## neural_pipeline_top
module neural_pipeline_top (
    input wire clk,
    input wire rst,
    input wire signed [15:0] raw_in,
    output wire signed [15:0] vel_out
);
Size in the first run: ~220 flip-flops, roughly 34 I/O pins, roughly 42000 um2 of cells after synthesis.
export LEC_CHECK = 0
export ABC_AREA = 1
export CAP_MARGIN = 20
export CORE_MARGIN = 2
export CORE_UTILIZATION = 70
export GPL_ROUTABILITY_DRIVEN = 1
export GPL_TIMING_DRIVEN = 1
export MAX_ROUTING_LAYER = met4
export PLACE_DENSITY_LB_ADDON = 0.01
export SLEW_MARGIN = 20
create_clock -name core_clock -period 16.7 [get_ports {clk}]
run.sh (not shown) runs the stock make flow with config.mk's settings and CLKGATE_MAP_FILE=.
Rerun with:
ABC_AREA = unset   (was 1)
CORE_UTILIZATION = 58   (was 70)
GPL_ROUTABILITY_DRIVEN = unset   (was 1)
GPL_TIMING_DRIVEN = unset   (was 1)
MAX_ROUTING_LAYER = unset   (was met4)
PLACE_DENSITY_LB_ADDON = unset   (was 0.01)
clock period = 14.9 ns   (was 16.7 ns; I/O delays follow)
What happened: The changed run produced a layout that fails on setup timing; global-route usage goes down by 10 points; die area increases by 16%; final area rose by 7.6%; hold slack is better by 0.017 ns.
Rerun with:
CORE_UTILIZATION = 40   (was 58)
clock period = 25.0 ns   (was 14.9 ns; I/O delays follow)
The new run went through all stages and came out clean.
Synthesized cell count stays the same.
Global-route usage goes down by 11 points.
Setup slack improves by 3.8 ns.

---

neural_pipeline_top again, from the RTL that the note above started with.
Design neural_pipeline_top, start of the top module:
module neural_pipeline_top (
    input wire clk,
    input wire rst,
    input wire signed [15:0] raw_in,
    output wire signed [15:0] vel_out
);
clock: 11.1 ns
lec_check: 0
cap_margin: 20
core_margin: 2
core_utilization: 64
cts_cluster_diameter: 400
slew_margin: 20
The baseline ran to the end with violations: negative setup slack.
Rerun with:
ABC_AREA = 1   (was unset)
CORE_UTILIZATION = 72   (was 64)
CTS_CLUSTER_DIAMETER = unset   (was 400)
MAX_ROUTING_LAYER = met4   (was unset)
PLACE_DENSITY_LB_ADDON = 0.01   (was unset)
clock period = 16.1 ns   (was 11.1 ns; I/O delays follow)
The changed run produced a layout that fails on negative setup slack.
Wire length is higher by 28%.
Clock skew is lower by 17 ps.
Final area goes down by 2.2%.
Setup slack improved by 4300 ps.
Non-clock buffer count is lower by 154.
Die size goes down by 7.6%.
Rerun with:
CTS_CLUSTER_DIAMETER = 202   (was unset)
GPL_ROUTABILITY_DRIVEN = 0   (was unset)
clock period = 15.9 ns   (was 16.1 ns; I/O delays follow)
Effect: The changed run finished with negative setup slack left. Final area falls by 0.56%. Wire length falls by 8.2%. Non-clock buffer count rises by 1. Core utilization falls by 0.48 points. Die area stays the same.
Rerun with:
ABC_AREA = unset   (was 1)
CTS_CLUSTER_DIAMETER = unset   (was 202)
GPL_ROUTABILITY_DRIVEN = unset   (was 0)
PLACE_DENSITY_LB_ADDON = unset   (was 0.01)
SETUP_SLACK_MARGIN = 2.58   (was unset)
clock period = 18.7 ns   (was 15.9 ns; I/O delays follow)
The changed run produced a clean layout. Synthesized area went down by 3.7%. Final cell count drops by 18%. Clock skew stays flat. Critical path depth came out lower by 7. Wire length goes down by 16%.

---

## yarrow
neural_pipeline_top again, from the RTL that the note above started with.
make LEC_CHECK=0 ABC_AREA=1 CAP_MARGIN=35 CELL_PAD_IN_SITES_DETAIL_PLACEMENT=2 CELL_PAD_IN_SITES_GLOBAL_PLACEMENT=3 CORE_ASPECT_RATIO=1.99 CORE_MARGIN=2 CORE_UTILIZATION=51 GPL_TIMING_DRIVEN=1 HOLD_SLACK_MARGIN=-0.04 MAX_ROUTING_LAYER=met4 SLEW_MARGIN=0 TNS_END_PERCENT=5 finish   # period 30.1 ns
yarrow: it failed with a tool error in global placement without I/O, so there are no final results.
Input-level comparison between nickel and yarrow:
# yarrow
export LEC_CHECK = 0
export ABC_AREA = 1
export CAP_MARGIN = 35
export CELL_PAD_IN_SITES_DETAIL_PLACEMENT = 2
export CELL_PAD_IN_SITES_GLOBAL_PLACEMENT = 3
export CORE_ASPECT_RATIO = 1.99
export CORE_MARGIN = 2
export CORE_UTILIZATION = 51
export GPL_TIMING_DRIVEN = 1
export HOLD_SLACK_MARGIN = -0.04
export MAX_ROUTING_LAYER = met4
export SLEW_MARGIN = 0
export TNS_END_PERCENT = 5
create_clock -name core_clock -period 30.1 [get_ports {clk}]
# nickel
export LEC_CHECK = 0
export CAP_MARGIN = 20
export CORE_MARGIN = 2
export CORE_UTILIZATION = 12
export SLEW_MARGIN = 20
create_clock -name core_clock -period 30.3 [get_ports {clk}]
- The final layout from nickel, which completed every stage, passed the timing, design-rule and antenna checks at the end of the flow.
- The final reports for nickel and yarrow show netlist area before placement lower in the former.
- Note that the count of cell types in the netlist recorded for nickel amounts to 1.6 times the value seen in yarrow.
- Initial cell density of the core: nickel vs yarrow down 39 points
- Part of the Yosys area used for sequential elements was lower in the run labelled yarrow.
- Total die size came out higher on nickel than on yarrow.
- Compared with yarrow, nickel shows a lower synthesized cell count.
- Changes observed in nickel relative to yarrow: cell row count rose by 65, chip area in the Yosys report fell by about 3.7%.
diff inputs: nickel => tundra
# nickel
export LEC_CHECK = 0
export CAP_MARGIN = 20
export CORE_MARGIN = 2
export CORE_UTILIZATION = 12
export SLEW_MARGIN = 20
create_clock -name core_clock -period 30.3 [get_ports {clk}]
# tundra
export LEC_CHECK = 0
export CAP_MARGIN = 30
export CORE_MARGIN = 2
export CORE_UTILIZATION = 72
export MAX_ROUTING_LAYER = met4
export SETUP_SLACK_MARGIN = -1.09
export SLEW_MARGIN = 20
create_clock -name core_clock -period 15.0 [get_ports {clk}]
Findings:
Every run in nickel and tundra closed cleanly, with the single exception of tundra.
tundra vs nickel: number of vias in the routed layout up by more than 10%
[compare] base=nickel new=tundra: fraction of registers with async set/reset flat, post-layout worst setup margin has decreased.
Critical path depth was higher in tundra than in nickel.
Lower global-route usage among nickel and tundra: nickel
Taking nickel as the reference, in tundra utilization increased by 76 points relative to the old numbers; total die size decreased by 280000 sq um relative to the old numbers; wire length of the first global-routing pass increased by 26 mm relative to the old numbers.
#### Input delta (lagoon over tundra)
# tundra
export LEC_CHECK = 0
export CAP_MARGIN = 30
export CORE_MARGIN = 2
export CORE_UTILIZATION = 72
export MAX_ROUTING_LAYER = met4
export SETUP_SLACK_MARGIN = -1.09
export SLEW_MARGIN = 20
create_clock -name core_clock -period 15.0 [get_ports {clk}]
# lagoon
export LEC_CHECK = 0
export ABC_AREA = 1
export CAP_MARGIN = 20
export CORE_MARGIN = 2
export CORE_UTILIZATION = 72
export CTS_CLUSTER_DIAMETER = 207
export MAX_ROUTING_LAYER = met4
export PLACE_DENSITY_LB_ADDON = 0.04
export SETUP_SLACK_MARGIN = 0.49
export SLEW_MARGIN = 20
create_clock -name core_clock -period 17.1 [get_ports {clk}]
==> comparison <==
Apart from tundra, each of tundra and lagoon ends the flow with a layout that passes the timing, design-rule and antenna checks.
Least setup slack across all paths after layout (higher): lagoon
Looking at post-detailed-routing wire length across both flows, lagoon is the stronger of the two, with tundra trailing.
Going from tundra to lagoon, the largest fanout of any net on the critical path was found to have gone up by 3.
--- input diff lagoon..zinc ---
# lagoon
export LEC_CHECK = 0
export ABC_AREA = 1
export CAP_MARGIN = 20
export CORE_MARGIN = 2
export CORE_UTILIZATION = 72
export CTS_CLUSTER_DIAMETER = 207
export MAX_ROUTING_LAYER = met4
export PLACE_DENSITY_LB_ADDON = 0.04
export SETUP_SLACK_MARGIN = 0.49
export SLEW_MARGIN = 20
create_clock -name core_clock -period 17.1 [get_ports {clk}]
# zinc
export LEC_CHECK = 0
export CAP_MARGIN = 20
export CORE_MARGIN = 2
export CORE_UTILIZATION = 40
export SLEW_MARGIN = 20
create_clock -name core_clock -period 20.0 [get_ports {clk}]
Lower area added between synthesis and finish goes to zinc over lagoon. | depth of the critical timing path with buffers and inverters included | lower: zinc |. zinc: PASS, flow complete, no timing, DRC or antenna violations. Lower met3 wire length was reported by zinc, not lagoon. Comparing wire length of the first global-routing pass for zinc and lagoon, the bigger number came from lagoon. Clock buffer count from CTS was lower in the run labelled lagoon. Between zinc and lagoon, the clock edge transition at the registers on the reported setup and hold paths figures differ only marginally. Relative to lagoon, the routed via count measured on zinc has decreased by more than 10%.

---

pepper:
neural_pipeline_top again, from the RTL that the note above started with.
Settings: LEC_CHECK=0, CAP_MARGIN=20, CELL_PAD_IN_SITES_DETAIL_PLACEMENT=2, CELL_PAD_IN_SITES_GLOBAL_PLACEMENT=2, CORE_ASPECT_RATIO=0.83, CORE_MARGIN=10, CORE_UTILIZATION=45, CTS_CLUSTER_DIAMETER=57, CTS_CLUSTER_SIZE=92, GPL_ROUTABILITY_DRIVEN=0, GPL_TIMING_DRIVEN=1, HOLD_SLACK_MARGIN=0.14, MAX_ROUTING_LAYER=met5, MIN_ROUTING_LAYER=met2, PLACE_DENSITY_LB_ADDON=0.12, SETUP_SLACK_MARGIN=3.37, SLEW_MARGIN=30, TNS_END_PERCENT=45; clock period 14.1 ns.
Seen in the log of pepper: DPL-0033 during detailed placement (3_5_place_dp), after which the run never completed.
> inputs changed (pepper -> amber)
==> flow/config.mk <==
export PLATFORM = sky130hd
export DESIGN_NAME = neural_pipeline_top
export DESIGN_NICKNAME = neural_pipeline_top
export VERILOG_FILES = /design/flow/design.v
export SDC_FILE = /design/flow/constraint.sdc
export NUM_CORES = 4
export LEC_CHECK = 0
export CAP_MARGIN = 20
export CORE_MARGIN = 2
export CORE_UTILIZATION = 72
export MAX_ROUTING_LAYER = met4
export SETUP_SLACK_MARGIN = 2.68
export SLEW_MARGIN = 20
==> flow/constraint.sdc <==
create_clock -name core_clock -period 18.7 [get_ports {clk}]
set_input_delay 3.7400 -clock core_clock [delete_from_list [all_inputs] [get_ports {clk}]]
set_output_delay 3.7400 -clock core_clock [all_outputs]
set_load 0.01 [all_outputs]
Findings:
amber completed every stage of the flow, and the final layout passed the timing, design-rule and antenna checks. pepper did not run to completion, as it errored out during detailed placement (3_5_place_dp). amber: number of rows created at floorplan about 14% below pepper. Going from pepper to amber, number of nets at floorplan shows no meaningful change; area fraction in and, or, nand and nor cells after synthesis shows no meaningful change; fraction of registers with async set or reset after synthesis shows no meaningful change; register bit total from synthesis shows no meaningful change; initial core utilization shows an increase of 28 points.
Here is what was changed in the inputs of onyx compared with amber.
--- a/flow/config.mk
+++ b/flow/config.mk
@@ -6,8 +6,11 @@
 export NUM_CORES = 4
 export LEC_CHECK = 0
+export ABC_AREA = 1
 export CAP_MARGIN = 20
 export CORE_MARGIN = 2
 export CORE_UTILIZATION = 72
+export CTS_CLUSTER_DIAMETER = 207
 export MAX_ROUTING_LAYER = met4
+export PLACE_DENSITY_LB_ADDON = 0.04
 export SETUP_SLACK_MARGIN = 2.68
 export SLEW_MARGIN = 20
### Flow results
From amber to onyx the numbers moved as follows: core utilization went up 0.15 points, number of global-route vias before repair went up 4045, transition time of the tightest slew-check pin went up 1.07 ns, number of synthesized flops with an enable pin held. What the final checks of onyx revealed, after a flow that finished every stage, was a layout that fails on capacitance limit, slew limit, setup timing.
The following lists how raven was set up differently from onyx:
--- a/flow/config.mk
+++ b/flow/config.mk
@@ -6,11 +6,9 @@
 export NUM_CORES = 4
 export LEC_CHECK = 0
-export ABC_AREA = 1
 export CAP_MARGIN = 20
 export CORE_MARGIN = 2
 export CORE_UTILIZATION = 72
-export CTS_CLUSTER_DIAMETER = 207
+export HOLD_SLACK_MARGIN = -0.1
 export MAX_ROUTING_LAYER = met4
-export PLACE_DENSITY_LB_ADDON = 0.04
-export SETUP_SLACK_MARGIN = 2.68
+export SETUP_SLACK_MARGIN = -0.53
 export SLEW_MARGIN = 20
==> flow/constraint.sdc <==
create_clock -name core_clock -period 14.5 [get_ports {clk}]
set_input_delay 2.9000 -clock core_clock [delete_from_list [all_inputs] [get_ports {clk}]]
set_output_delay 2.9000 -clock core_clock [all_outputs]
set_load 0.01 [all_outputs]
### Flow results
- Utilization came out higher on raven than on onyx.
- Re post-synthesis sequential area ratio: onyx was lower than raven.
- The higher global routing usage on met3 came out of raven.
- raven: cell area after placement is 8.7% higher than what onyx reported.
- onyx -> raven: overall via count from detail_route decreased by a few percent
- In the metrics for raven and onyx, the one carrying the lower transition time of the tightest slew-check pin is raven.
- Looking only at global-route usage, and setting everything else aside, the higher value of raven and onyx goes to raven.
- Compared with onyx, raven shows a average routed wire per standard cell that is 1.4% higher.
- In raven the implementation completed, yet the final layout does not meet the checks, the culprit being setup timing.
- For the worst setup slack, raven came in 3.39 ns lower than onyx did.
[inputs] fjord vs raven
--- a/flow/config.mk
+++ b/flow/config.mk
@@ -8,7 +8,6 @@
 export CAP_MARGIN = 20
 export CORE_MARGIN = 2
-export CORE_UTILIZATION = 72
-export HOLD_SLACK_MARGIN = -0.1
+export CORE_UTILIZATION = 48
+export GPL_TIMING_DRIVEN = 0
 export MAX_ROUTING_LAYER = met4
-export SETUP_SLACK_MARGIN = -0.53
 export SLEW_MARGIN = 20
==> flow/constraint.sdc <==
create_clock -name core_clock -period 25.0 [get_ports {clk}]
set_input_delay 5.0000 -clock core_clock [delete_from_list [all_inputs] [get_ports {clk}]]
set_output_delay 5.0000 -clock core_clock [all_outputs]
set_load 0.01 [all_outputs]
==> results <==
The final layout from fjord, which completed every stage, passed the timing, design-rule and antenna checks at the end of the flow. In fjord, the number of antenna repair diodes came out 12 below the value in raven. fjord against raven: area of all placed cells without fillers shrank by 7800 µm²; fraction of standard cell area in multi-input logic grew by 5.7 points; clock-buffer cell count grew by 9.4%. The site row count in fjord was higher than what raven gave. End-of-flow core utilization: raven and fjord compared, lower one is fjord.

---

Starting RTL as in the previous note.
Settings: LEC_CHECK=0, CAP_MARGIN=20, CELL_PAD_IN_SITES_DETAIL_PLACEMENT=1, CORE_MARGIN=2, CORE_UTILIZATION=45, CTS_CLUSTER_DIAMETER=232, GPL_ROUTABILITY_DRIVEN=0, GPL_TIMING_DRIVEN=0, HOLD_SLACK_MARGIN=0.19, PLACE_DENSITY_LB_ADDON=0.12, SETUP_SLACK_MARGIN=3.1, SLEW_MARGIN=20, TNS_END_PERCENT=45; clock period 14.1 ns.
The first run completed, yet does not pass: setup timing.
==> next run, changes <==
Settings changed: CELL_PAD_IN_SITES_DETAIL_PLACEMENT 1 to 2, CELL_PAD_IN_SITES_GLOBAL_PLACEMENT set to 2, CORE_ASPECT_RATIO set to 0.83, CORE_MARGIN 2 to 3, CTS_CLUSTER_DIAMETER 232 to 57, CTS_CLUSTER_SIZE set to 92, GPL_TIMING_DRIVEN 0 to 1, HOLD_SLACK_MARGIN 0.19 to not set, MAX_ROUTING_LAYER set to met4, MIN_ROUTING_LAYER set to met2, SETUP_SLACK_MARGIN 3.1 to 3.37, SLEW_MARGIN 20 to 30.
Effect: Now the flow stopped in detailed placement (3_5_place_dp). Die size is higher by 1.3%. Synthesized area is unchanged. Synthesized cell count is unchanged.
==> next run, changes <==
Settings changed: CELL_PAD_IN_SITES_DETAIL_PLACEMENT 2 to not set, CELL_PAD_IN_SITES_GLOBAL_PLACEMENT 2 to not set, CORE_ASPECT_RATIO 0.83 to not set, CORE_MARGIN 3 to 2, CORE_UTILIZATION 45 to 48, CTS_CLUSTER_DIAMETER 57 to not set, CTS_CLUSTER_SIZE 92 to not set, GPL_ROUTABILITY_DRIVEN 0 to not set, GPL_TIMING_DRIVEN 1 to 0, HOLD_SLACK_MARGIN set to -0.04, MIN_ROUTING_LAYER met2 to not set, PLACE_DENSITY_LB_ADDON 0.12 to not set, SETUP_SLACK_MARGIN 3.37 to not set, TNS_END_PERCENT 45 to 10.
Clock period 14.1 ns to 25.0 ns, I/O delays scaled along.
Result: With this change the flow finished clean. Area after synthesis does not change. Die area shrinks by 7.4%. Synthesized cell count is unchanged.
